// kcpsm6
module kcpsm6 (address, instruction, bram_enable, in_port, out_port, port_id, write_strobe, k_write_strobe, read_strobe, interrupt, interrupt_ack, sleep, reset, clk) ;
parameter [7:0] 	hwbuild = 8'h00 ;
parameter [11:0] 	interrupt_vector = 12'h3FF ;
parameter integer scratch_pad_memory_size = 64 ;   
output [11:0]	address ;
input	 [17:0]    	instruction ;
output		bram_enable ;
input	 [7:0]	in_port ;
output [7:0]	out_port ;
output [7:0]	port_id ;
output		write_strobe ;
output		k_write_strobe ;
output		read_strobe ;
input			interrupt ;
output		interrupt_ack ;
input			sleep ;
input			reset ;
input			clk ;
wire	[2:1]		t_state_value ;
wire	[2:1]		t_state ;
wire 			run_value ;
wire              run ;
wire  		internal_reset_value ;
wire 			internal_reset ;
wire 			sync_sleep ;
wire 			int_enable_type ;
wire 			interrupt_enable_value ;
wire			interrupt_enable ;
wire			sync_interrupt ;
wire 			active_interrupt_value ;
wire 			active_interrupt ;
wire	[2:0]		arith_logical_sel ;
wire			arith_carry_in ;
wire			arith_carry_value ;
wire			arith_carry ;
wire 	[7:0]		half_arith_logical ;
wire 	[7:0]		logical_carry_mask ;
wire 	[7:0]		carry_arith_logical ;
wire 	[7:0]		arith_logical_value ;
wire 	[7:0]		arith_logical_result ;
wire 	[7:0]		shift_rotate_value ;
wire 	[7:0]		shift_rotate_result ;
wire			shift_in_bit ;
wire 	[7:0]		alu_result ;
wire 	[1:0]		alu_mux_sel_value ;
wire 	[1:0]		alu_mux_sel ;
wire			strobe_type ;
wire 			write_strobe_value ;
wire 			k_write_strobe_value ;
wire			read_strobe_value ;
wire			flag_enable_type ;
wire			flag_enable_value ;
wire			flag_enable ; 
wire			lower_parity ;
wire			lower_parity_sel ;
wire			carry_lower_parity ;
wire 			upper_parity ;
wire			parity ;
wire			shift_carry_value ;
wire			shift_carry ;
wire			carry_flag_value ;
wire			carry_flag ;
wire 			use_zero_flag_value ;
wire			use_zero_flag ;
wire 			drive_carry_in_zero ;
wire          	carry_in_zero ;
wire             	lower_zero ;
wire         	lower_zero_sel ;
wire       		carry_lower_zero ;
wire           	middle_zero ;
wire        	middle_zero_sel ;
wire      		carry_middle_zero ;
wire         	upper_zero_sel ;
  ...
Settings: LEC_CHECK=0, ABC_AREA=1, CAP_MARGIN=5, CORE_MARGIN=2, CORE_UTILIZATION=65, CTS_CLUSTER_SIZE=58, GPL_TIMING_DRIVEN=1, PLACE_DENSITY_LB_ADDON=0.0, SETUP_SLACK_MARGIN=1.4, SLEW_MARGIN=20; clock period 5.49 ns.
run.sh (not shown) runs the stock make flow with config.mk's settings and CLKGATE_MAP_FILE=.
The baseline produced a clean layout.
Change:
ABC_AREA = not set   (was 1)
CAP_MARGIN = 20   (was 5)
CORE_UTILIZATION = 40   (was 65)
CTS_CLUSTER_SIZE = not set   (was 58)
GPL_TIMING_DRIVEN = not set   (was 1)
PLACE_DENSITY = 0.6   (was not set)
PLACE_DENSITY_LB_ADDON = not set   (was 0.0)
SETUP_SLACK_MARGIN = not set   (was 1.4)
clock period = 9.0 ns   (was 5.49 ns; I/O delays follow)
Total power fell by well over a third.
Clock power fell by a quarter to a third.
Design area fell slightly.
Non-clock buffer count fell by 195.
Via count fell by about a fifth.
Change:
CORE_ASPECT_RATIO = 1.15   (was not set)
CTS_CLUSTER_SIZE = 19   (was not set)
GPL_TIMING_DRIVEN = 0   (was not set)
HOLD_SLACK_MARGIN = 0.03   (was not set)
MIN_ROUTING_LAYER = met2   (was not set)
PLACE_DENSITY = not set   (was 0.6)
PLACE_DENSITY_LB_ADDON = 0.1   (was not set)
SLEW_MARGIN = 10   (was 20)
Outcome: With this change the flow completed and failed the layout checks on setup timing; final cell count climbs by 5.0%; via count came out higher by 37%; hold slack barely changes; wire length climbs by 31%; power grows by 5.1%; utilization grows by 1.7 points; design area rises by 3.7%.
Change:
CORE_ASPECT_RATIO = not set   (was 1.15)
CORE_UTILIZATION = 72   (was 40)
CTS_CLUSTER_SIZE = not set   (was 19)
GPL_TIMING_DRIVEN = not set   (was 0)
HOLD_SLACK_MARGIN = not set   (was 0.03)
MIN_ROUTING_LAYER = not set   (was met2)
PLACE_DENSITY_LB_ADDON = 0.0   (was 0.1)
SETUP_SLACK_MARGIN = 1.3   (was not set)
SLEW_MARGIN = 20   (was 10)
clock period = 4.46 ns   (was 9.0 ns; I/O delays follow)
After rerunning:
- The changed run did not get past global routing (5_1_grt) on ODB-0269
- synthesized cell count does not change
- die area went down by about 44%
- area after synthesis is unchanged
Change:
CORE_UTILIZATION = 70   (was 72)
CTS_CLUSTER_SIZE = 22   (was not set)
PLACE_DENSITY = 0.6   (was not set)
PLACE_DENSITY_LB_ADDON = not set   (was 0.0)
SETUP_SLACK_MARGIN = not set   (was 1.3)
clock period = 4.51 ns   (was 4.46 ns; I/O delays follow)
Effect: Now the flow produced a layout that fails on setup timing. Die area is higher by 2.8%. Synthesized area is unchanged. Synthesized cell count does not change.
Change:
CORE_UTILIZATION = 59   (was 70)
CTS_CLUSTER_SIZE = not set   (was 22)
clock period = 4.36 ns   (was 4.51 ns; I/O delays follow)
The new run reached the layout checks and failed them: setup timing; clock skew falls by 0.014 ns; routed wire length falls by 7.9%; final cell count rises by 4.4%; first-iteration DRC count falls by about 32%; worst hold slack is better by 0.0034 ns; via count falls by 7.2%.

* * *

Starting RTL as in the previous note.
clock: 4.36 ns
lec_check: 0
abc_area: 1
cap_margin: 20
core_margin: 2
core_utilization: 72
cts_cluster_size: 10
place_density: 0.6
setup_slack_margin: 1.27
slew_margin: 20
tns_end_percent: 5
The first run produced a layout that fails on max-capacitance violations, max-slew violations, negative setup slack.
Edit:
--- a/flow/config.mk
+++ b/flow/config.mk
@@ -10,7 +10,5 @@
 export CORE_MARGIN = 2
 export CORE_UTILIZATION = 72
-export CTS_CLUSTER_SIZE = 10
-export PLACE_DENSITY = 0.6
-export SETUP_SLACK_MARGIN = 1.27
+export CTS_CLUSTER_SIZE = 40
+export SETUP_SLACK_MARGIN = -0.19
 export SLEW_MARGIN = 20
-export TNS_END_PERCENT = 5
==> flow/constraint.sdc (replaced) <==
create_clock -name core_clock -period 4.66 [get_ports {clk}]
set_input_delay 0.9320 -clock core_clock [delete_from_list [all_inputs] [get_ports {clk}]]
set_output_delay 0.9320 -clock core_clock [all_outputs]
set_load 0.01 [all_outputs]
After rerunning:
- With this change the flow completed, yet does not pass: negative setup slack
- area after synthesis does not change
- power went down by 13%
- wire length shrinks by 26%
- global-route usage is lower by 9.4 points
- setup slack improves by 170 ps
- die area is unchanged
- sequential cell count stays the same
- sequential power decreases by about 7%
Edit:
==> flow/config.mk (replaced) <==
export PLATFORM = sky130hd
export DESIGN_NAME = kcpsm6
export DESIGN_NICKNAME = kcpsm6
export VERILOG_FILES = /design/flow/design.v
export SDC_FILE = /design/flow/constraint.sdc
export NUM_CORES = 4
export LEC_CHECK = 0
export CAP_MARGIN = 20
export CORE_MARGIN = 2
export CORE_UTILIZATION = 65
export PLACE_DENSITY = 0.6
export SLEW_MARGIN = 20
==> flow/constraint.sdc (replaced) <==
create_clock -name core_clock -period 7.84 [get_ports {clk}]
set_input_delay 1.5680 -clock core_clock [delete_from_list [all_inputs] [get_ports {clk}]]
set_output_delay 1.5680 -clock core_clock [all_outputs]
set_load 0.01 [all_outputs]
This time the run completed with no timing, DRC or antenna violations.
Final cell count drops by 20%.
Die size climbs by 12%.
Global-route usage decreases by 6.4 points.
Sequential power went down by 40%.
Edit:
--- a/flow/config.mk
+++ b/flow/config.mk
@@ -6,7 +6,10 @@
 export NUM_CORES = 4
 export LEC_CHECK = 0
-export CAP_MARGIN = 20
+export ABC_AREA = 1
+export CAP_MARGIN = 30
 export CORE_MARGIN = 2
 export CORE_UTILIZATION = 65
-export PLACE_DENSITY = 0.6
+export CTS_CLUSTER_SIZE = 57
+export GPL_TIMING_DRIVEN = 1
+export PLACE_DENSITY_LB_ADDON = 0.0
 export SLEW_MARGIN = 20
==> flow/constraint.sdc (replaced) <==
create_clock -name core_clock -period 5.49 [get_ports {clk}]
set_input_delay 1.0980 -clock core_clock [delete_from_list [all_inputs] [get_ports {clk}]]
set_output_delay 1.0980 -clock core_clock [all_outputs]
set_load 0.01 [all_outputs]
Result: The changed run finished clean; global-route usage went up by 0.74 points; combinational power rises by 41%; sequential cell count stays the same; sequential share of layout area is about the same; power went up by 41%; cell count went up by 23%; count of clock-buffer cells in the layout goes down by 19; clock power rises by 40%; die size shrinks by 1.3%.

* * *

wip/zinc:
Starting RTL as in the previous note.
export LEC_CHECK = 0
export ABC_AREA = 0
export CAP_MARGIN = 10
export CELL_PAD_IN_SITES_DETAIL_PLACEMENT = 1
export CELL_PAD_IN_SITES_GLOBAL_PLACEMENT = 0
export CORE_MARGIN = 10
export CORE_UTILIZATION = 15
export GPL_TIMING_DRIVEN = 0
export MAX_ROUTING_LAYER = met4
export PLACE_DENSITY_LB_ADDON = 0.12
export SLEW_MARGIN = 25
create_clock -name core_clock -period 4.48 [get_ports {clk}]
| wip/zinc | all stages done | FAIL | setup timing |
> inputs changed (wip/zinc -> wip/amber)
# wip/zinc
export LEC_CHECK = 0
export ABC_AREA = 0
export CAP_MARGIN = 10
export CELL_PAD_IN_SITES_DETAIL_PLACEMENT = 1
export CELL_PAD_IN_SITES_GLOBAL_PLACEMENT = 0
export CORE_MARGIN = 10
export CORE_UTILIZATION = 15
export GPL_TIMING_DRIVEN = 0
export MAX_ROUTING_LAYER = met4
export PLACE_DENSITY_LB_ADDON = 0.12
export SLEW_MARGIN = 25
create_clock -name core_clock -period 4.48 [get_ports {clk}]
# wip/amber
export LEC_CHECK = 0
export CAP_MARGIN = 20
export CORE_ASPECT_RATIO = 1.15
export CORE_MARGIN = 2
export CORE_UTILIZATION = 40
export PLACE_DENSITY_LB_ADDON = 0.1
export SLEW_MARGIN = 20
create_clock -name core_clock -period 9.0 [get_ports {clk}]
Findings:
Comparing wip/zinc and wip/amber, the lower number of cells traversed by the worst register-to-register path is on wip/amber. Delta (wip/amber minus wip/zinc): area share of and/or/nand/nor cells after synthesis saw little to no change, number of gates resized after cts now smaller. NOTE wire length after detailed routing wip/zinc->wip/amber decreased by more than a quarter. The lower cell area after layout came out of wip/amber. wip/amber reached the end of the flow, and the finished layout is clean on the timing, DRC and antenna checks. wip/amber: power after layout lower than wip/zinc.
#### Input delta (wip/indigo over wip/amber)
# wip/amber
export LEC_CHECK = 0
export CAP_MARGIN = 20
export CORE_ASPECT_RATIO = 1.15
export CORE_MARGIN = 2
export CORE_UTILIZATION = 40
export PLACE_DENSITY_LB_ADDON = 0.1
export SLEW_MARGIN = 20
create_clock -name core_clock -period 9.0 [get_ports {clk}]
# wip/indigo
export LEC_CHECK = 0
export CAP_MARGIN = 5
export CELL_PAD_IN_SITES_DETAIL_PLACEMENT = 1
export CELL_PAD_IN_SITES_GLOBAL_PLACEMENT = 2
export CORE_ASPECT_RATIO = 1.15
export CORE_MARGIN = 4
export CORE_UTILIZATION = 40
export CTS_CLUSTER_SIZE = 19
export GPL_TIMING_DRIVEN = 0
export HOLD_SLACK_MARGIN = 0.03
export MIN_ROUTING_LAYER = met2
export PLACE_DENSITY_LB_ADDON = 0.1
export SLEW_MARGIN = 0
export TNS_END_PERCENT = 25
create_clock -name core_clock -period 9.0 [get_ports {clk}]
### Flow results
Every stage of wip/indigo finished as expected; the final checks, on the other hand, flagged capacitance limit, slew limit, setup timing, which means the layout fails.
Against wip/amber as the reference, wip/indigo delivers a higher power in combinational cells.
NOTE: time the final worst path needs with I/O delays and setup in wip/indigo exceeds that of wip/amber
[wip/indigo] critical path depth rose 5 relative to wip/amber
wip/indigo against wip/amber; global-route wire length before repair is up by more than 10%.
Compared wip/amber against wip/indigo; number of nets with antenna violations after routing within noise.
Length of routed met3 wiring (wip/indigo / wip/amber): 8.3
In the flow results for wip/indigo and wip/amber, the overall routing resource usage is larger on wip/indigo.
Relative contribution of the clock network to total power in wip/indigo is 0.8 points above wip/amber.
Non-clock buffer count: lower on wip/amber
Power is estimated from default activity; no workload was simulated.
